==> flow/design.v <==
module PE (
    input              clk,
    input              CIM_en,
    input              STDW,  
    input              STDR,  
    input        [5:0] STD_A,  
    input        [3:0] weight_in,  
    input      [255:0] act_in,  
    output reg   [3:0] weight_out,  
    output reg  [13:0] PSUM  
);
reg  [255:0] weight;  
integer i;
always @(posedge clk) begin
    for (i = 0; i < 64; i = i+1) begin
        if (STDW && STD_A == i) begin  
            weight[4*i+3 -: 4] <= weight_in;
        end
    end
end
always@(*) begin
    weight_out = 4'b0;
    PSUM = 14'b0;
    if (STDW) begin  
    end
    else if (STDR) begin  
        weight_out = weight[4*STD_A+3 -: 4];
    end
    else begin  
        if (CIM_en) begin
            for (i = 0; i < 64; i = i+1) begin
                PSUM = PSUM + weight[4*i+3 -: 4] * act_in[4*i+3 -: 4];  
            end
        end
    end
end
endmodule
Settings: LEC_CHECK=0, CAP_MARGIN=20, CORE_MARGIN=2, CORE_UTILIZATION=40, CTS_CLUSTER_DIAMETER=100, CTS_CLUSTER_SIZE=15, PLACE_DENSITY_LB_ADDON=0.09, SLEW_MARGIN=20, TNS_END_PERCENT=15; clock period 20.0 ns.
run.sh (not shown) runs the stock make flow with config.mk's settings and CLKGATE_MAP_FILE=.
The starting point finished clean.
Next try:
Settings changed: CORE_ASPECT_RATIO set to 1.42, CORE_UTILIZATION 40 to 57, PLACE_DENSITY set to 0.41, PLACE_DENSITY_LB_ADDON 0.09 to unset.
The new run produced a clean layout.
Routed wire length drops by a few percent.
Utilization increases by 19 points.
Critical path depth went up by 2.
Final cell count falls by a little under a tenth.
Worst hold slack is about the same.
Next try:
Settings changed: CELL_PAD_IN_SITES_DETAIL_PLACEMENT set to 2, CORE_ASPECT_RATIO 1.42 to unset, CORE_MARGIN 2 to 3, CORE_UTILIZATION 57 to 40, CTS_CLUSTER_DIAMETER 100 to unset, CTS_CLUSTER_SIZE 15 to 30, GPL_ROUTABILITY_DRIVEN set to 1, HOLD_SLACK_MARGIN set to 0.12, MAX_ROUTING_LAYER set to met4, PLACE_DENSITY 0.41 to unset, PLACE_DENSITY_LB_ADDON set to 0.21, SETUP_SLACK_MARGIN set to 0.66, SLEW_MARGIN 20 to 40, TNS_END_PERCENT 15 to unset.
Result: The changed run completed with no timing, DRC or antenna violations. Critical path depth falls by 2. Sequential share of layout area falls by 0.38 points. Maximum frequency falls by 2.6%. Design area rises by 2.6%. Setup slack loses 0.50 ns. Wire length rises by about 34%. Final cell count rises by about 9%. Die size rises by about 43%. Via count rises by about 8%. Non-clock buffer count rises by 1. Clock-buffer cell count rises by 21.
Next try:
Settings changed: CELL_PAD_IN_SITES_DETAIL_PLACEMENT 2 to unset, CORE_ASPECT_RATIO set to 0.5, CORE_MARGIN 3 to 2, CTS_CLUSTER_DIAMETER set to 100, CTS_CLUSTER_SIZE 30 to 15, GPL_ROUTABILITY_DRIVEN 1 to unset, HOLD_SLACK_MARGIN 0.12 to unset, MAX_ROUTING_LAYER met4 to unset, PLACE_DENSITY_LB_ADDON 0.21 to 0.09, SETUP_SLACK_MARGIN 0.66 to unset, SLEW_MARGIN 40 to 20, TNS_END_PERCENT set to 15.
Clock-buffer cell count came out lower by 18.
Next try:
Settings changed: CAP_MARGIN 20 to 40, CELL_PAD_IN_SITES_DETAIL_PLACEMENT set to 2, CORE_ASPECT_RATIO 0.5 to unset, CORE_MARGIN 2 to 3, CTS_CLUSTER_DIAMETER 100 to unset, CTS_CLUSTER_SIZE 15 to 81, PLACE_DENSITY_LB_ADDON 0.09 to 0.21, SETUP_SLACK_MARGIN set to 0.66, SLEW_MARGIN 20 to 35, TNS_END_PERCENT 15 to unset.
Outcome: Count of clock-buffer cells in the layout is higher by 16; worst hold slack improved by 0.024 ns; die size is higher slightly.


run A:
RTL: the design.v shown in full above, as it stands there.
make LEC_CHECK=0 CAP_MARGIN=20 CORE_MARGIN=2 CORE_UTILIZATION=72 MAX_ROUTING_LAYER=met4 PLACE_DENSITY=0.65 SLEW_MARGIN=20 finish   # period 13.8 ns
[run A] flow finished | final checks: failed | reasons: setup timing
The inputs of run B differ from those of run A as listed below.
Settings: changing CORE_UTILIZATION from 72 to 45; removing MAX_ROUTING_LAYER (formerly met4); removing PLACE_DENSITY (formerly 0.65); changing the clock period (ns, I/O delays scaled along) from 13.8 to 11.7.
==> results <==
- On buffer-and-inverter tally for the worst setup path: run B sits above run A.
- What run A reported for detail-routed via count per cell has to be multiplied by 0.852 to get the figure for run B.
- STATUS run=run B STAGES=ALL_DONE FINAL_CHECKS=FAILED CAUSE=setup timing
- When run B is measured against run A, its post-detailed-placement cell area turns out about 5.4% higher.
diff inputs: run B => run C
Settings: CORE_UTILIZATION now 67, was 45; the clock period (ns, I/O delays scaled along) now 18.6, was 11.7.
--- outcome ---
Run C finished all stages; the layout is clean. Core utilization: run C higher than run B. In run C, area added between synthesis and finish is lower than in run B. Run C vs. run B: overall via count from detail_route moved down, placement-stage worst setup slack increased 3.82 ns, instance area after placement moved down. Routed wire length on run C is down relative to run B. In run C the share of the cycle needed by the critical path after routing turned out 23 points lower than in run B. Run comparison: run B critical-path cell with the highest stage delay sky130_fd_sc_hd__fa_2; run C critical-path cell with the highest stage delay sky130_fd_sc_hd__fa_1.


// PE: RTL as listed in full above, without the edits since
==> flow/config.mk <==
export PLATFORM = sky130hd
export DESIGN_NAME = PE
export DESIGN_NICKNAME = PE
export VERILOG_FILES = /design/flow/design.v
export SDC_FILE = /design/flow/constraint.sdc
export NUM_CORES = 4
export LEC_CHECK = 0
export ABC_AREA = 1
export CAP_MARGIN = 20
export CELL_PAD_IN_SITES_DETAIL_PLACEMENT = 2
export CORE_ASPECT_RATIO = 1.41
export CORE_MARGIN = 3
export CORE_UTILIZATION = 40
export CTS_CLUSTER_SIZE = 30
export GPL_ROUTABILITY_DRIVEN = 1
export HOLD_SLACK_MARGIN = 0.12
export MAX_ROUTING_LAYER = met4
export PLACE_DENSITY_LB_ADDON = 0.21
export SETUP_SLACK_MARGIN = 0.66
export SLEW_MARGIN = 40
==> flow/constraint.sdc <==
create_clock -name core_clock -period 20.0 [get_ports {clk}]
set_input_delay 4.0000 -clock core_clock [delete_from_list [all_inputs] [get_ports {clk}]]
set_output_delay 4.0000 -clock core_clock [all_outputs]
set_load 0.01 [all_outputs]
Change:
Settings changed: ABC_AREA 1 to not set, CELL_PAD_IN_SITES_DETAIL_PLACEMENT 2 to not set, CORE_ASPECT_RATIO 1.41 to not set, CORE_MARGIN 3 to 2, CTS_CLUSTER_SIZE 30 to not set, GPL_ROUTABILITY_DRIVEN 1 to not set, HOLD_SLACK_MARGIN 0.12 to not set, MAX_ROUTING_LAYER met4 to not set, PLACE_DENSITY_LB_ADDON 0.21 to not set, SETUP_SLACK_MARGIN 0.66 to not set, SLEW_MARGIN 40 to 20.
Clock period 20.0 ns to 18.6 ns, I/O delays scaled along.
What happened: The new run finished clean; setup slack is worse by 0.11 ns; cell count went down by 18%; non-clock buffer count decreases by 8; wire length drops by 39%.
Change:
Settings changed: CORE_UTILIZATION 40 to 72, MAX_ROUTING_LAYER set to met4.
Clock period 18.6 ns to 12.2 ns, I/O delays scaled along.
What happened: This time the run reached the layout checks and failed them: negative setup slack. Synthesized cell count stays the same. Wire length came out lower by 0.57%. Design area came out higher by 4.2%. Worst setup slack got worse by 2.5 ns. Global-route usage came out higher by 20 points. Clock-buffer cell count came out lower by 7. First-iteration DRC count came out higher by 61%. Critical path depth is unchanged.


// PE: RTL as listed in full above, without the edits since
export LEC_CHECK = 0
export ABC_AREA = 1
export CAP_MARGIN = 20
export CELL_PAD_IN_SITES_GLOBAL_PLACEMENT = 2
export CORE_MARGIN = 2
export CORE_UTILIZATION = 18
export CTS_CLUSTER_DIAMETER = 303
export GPL_TIMING_DRIVEN = 0
export SLEW_MARGIN = 15
export TNS_END_PERCENT = 5
create_clock -name core_clock -period 23.1 [get_ports {clk}]
Edit:
Settings changed: ABC_AREA 1 to unset, CELL_PAD_IN_SITES_GLOBAL_PLACEMENT 2 to unset, CORE_UTILIZATION 18 to 40, CTS_CLUSTER_DIAMETER 303 to unset, GPL_TIMING_DRIVEN 0 to unset, SLEW_MARGIN 15 to 20, TNS_END_PERCENT 5 to unset.
Clock period 23.1 ns to 20.0 ns, I/O delays scaled along.
Result: The new run completed without violations. First-iteration DRC count decreases by 18%. Clock-buffer cell count is unchanged. Critical path depth decreases by 1. Synthesized cell count decreases by 23%. Final cell count decreases by 35%.


== job 5776 ==
Starts from the design.v that is shown in full above.
==> flow/config.mk <==
export PLATFORM = sky130hd
export DESIGN_NAME = PE
export DESIGN_NICKNAME = PE
export VERILOG_FILES = /design/flow/design.v
export SDC_FILE = /design/flow/constraint.sdc
export NUM_CORES = 4
export LEC_CHECK = 0
export CAP_MARGIN = 20
export CELL_PAD_IN_SITES_GLOBAL_PLACEMENT = 1
export CORE_ASPECT_RATIO = 1.57
export CORE_MARGIN = 10
export CORE_UTILIZATION = 58
export CTS_CLUSTER_SIZE = 11
export GPL_ROUTABILITY_DRIVEN = 1
export MAX_ROUTING_LAYER = met4
export PLACE_DENSITY = 0.7
export SLEW_MARGIN = 0
export TNS_END_PERCENT = 15
==> flow/constraint.sdc <==
create_clock -name core_clock -period 31.1 [get_ports {clk}]
set_input_delay 6.2200 -clock core_clock [delete_from_list [all_inputs] [get_ports {clk}]]
set_output_delay 6.2200 -clock core_clock [all_outputs]
set_load 0.01 [all_outputs]
Job 5776 went all the way through the flow, and no timing, DRC or antenna check failed.
Input changes introduced in job 4140 (baseline for comparison: job 5776):
Settings: a change of CORE_UTILIZATION from 58 to 25; a change of CORE_MARGIN from 10 to 2; a deleted CTS_CLUSTER_SIZE that had been 11; a deleted CELL_PAD_IN_SITES_GLOBAL_PLACEMENT that had been 1; a deleted MAX_ROUTING_LAYER that had been met4; a change of SLEW_MARGIN from 0 to 20; a deleted PLACE_DENSITY that had been 0.7; a deleted TNS_END_PERCENT that had been 15; a deleted GPL_ROUTABILITY_DRIVEN that had been 1; a deleted CORE_ASPECT_RATIO that had been 1.57; a change of the clock period (ns, I/O delays scaled along) from 31.1 to 27.0.
Notes after the runs:
Every stage of the flow completed for job 4140, and the final layout passed the timing, DRC and antenna checks. Between job 5776 and job 4140, the flow reports count of clock-buffer cells in the layout increasing by more than 10%. Synthesized area: job 4140 vs job 5776 identical. Initial antenna violation count delta for job 4140 relative to job 5776: 34 higher. Critical path depth up 2 in job 4140 wrt job 5776. Combinational gate area: job 4140 vs job 5776, no meaningful difference.
Input-level comparison between job 3310 and job 4140:
Settings: setting CTS_CLUSTER_SIZE to 17 for the first time; changing CORE_UTILIZATION from 25 to 72; setting CTS_CLUSTER_DIAMETER to 88 for the first time; changing the clock period (ns, I/O delays scaled along) from 27.0 to 10.8.
Notes after the runs:
- Between job 4140 and job 3310, the flow reports die outline height decreasing by more than a quarter.
- Transition time of the tightest slew-check pin (job 3310 over job 4140): increase, 0.14 ns
- Critical path buffer and inverter count for job 3310: 3 down relative to job 4140
- Compare job 3310 and job 4140 | final HPWL from detailed placement lower: job 3310
- Looking at final-layout clock-cell area share, job 3310 sits below job 4140.
- Job 3310 -> stages 100% | layout checks FAIL | setup timing
- Job 3310 vs. job 4140: total wirelength of the detailed-routed design fell by 1.8%; post-route cell area rose by about 3.4%.
diff inputs: job 3310 => job 6397
Settings: CORE_UTILIZATION changed from 72 to 23; CTS_CLUSTER_SIZE removed (was 17); CTS_CLUSTER_DIAMETER removed (was 88); the clock period (ns, I/O delays scaled along) changed from 10.8 to 22.6.
--- outcome ---
Row number of antenna violations at the first check in global routing: job 6397 higher / job 3310 lower
The flip-flop count on job 6397 is in line with that on job 3310.
Floorplan die height, job 6397 vs job 3310: up by more than half
Summary of job 6397 over job 3310: setup slack of the critical path after layout increased 5.98 ns; die area +about 200%; first-pass GRT wire length went up by 2.8%.
From job 3310 to job 6397 the numbers moved as follows: synthesis-to-layout area growth decreased by 3.5 points relative to the old numbers; post-detailed-routing wire length rose by 7400 µm; clock buffer instance count of the final layout now sits higher.
Job 6397 was carried through to the last stage, and its layout satisfied the timing, DRC and antenna checks.
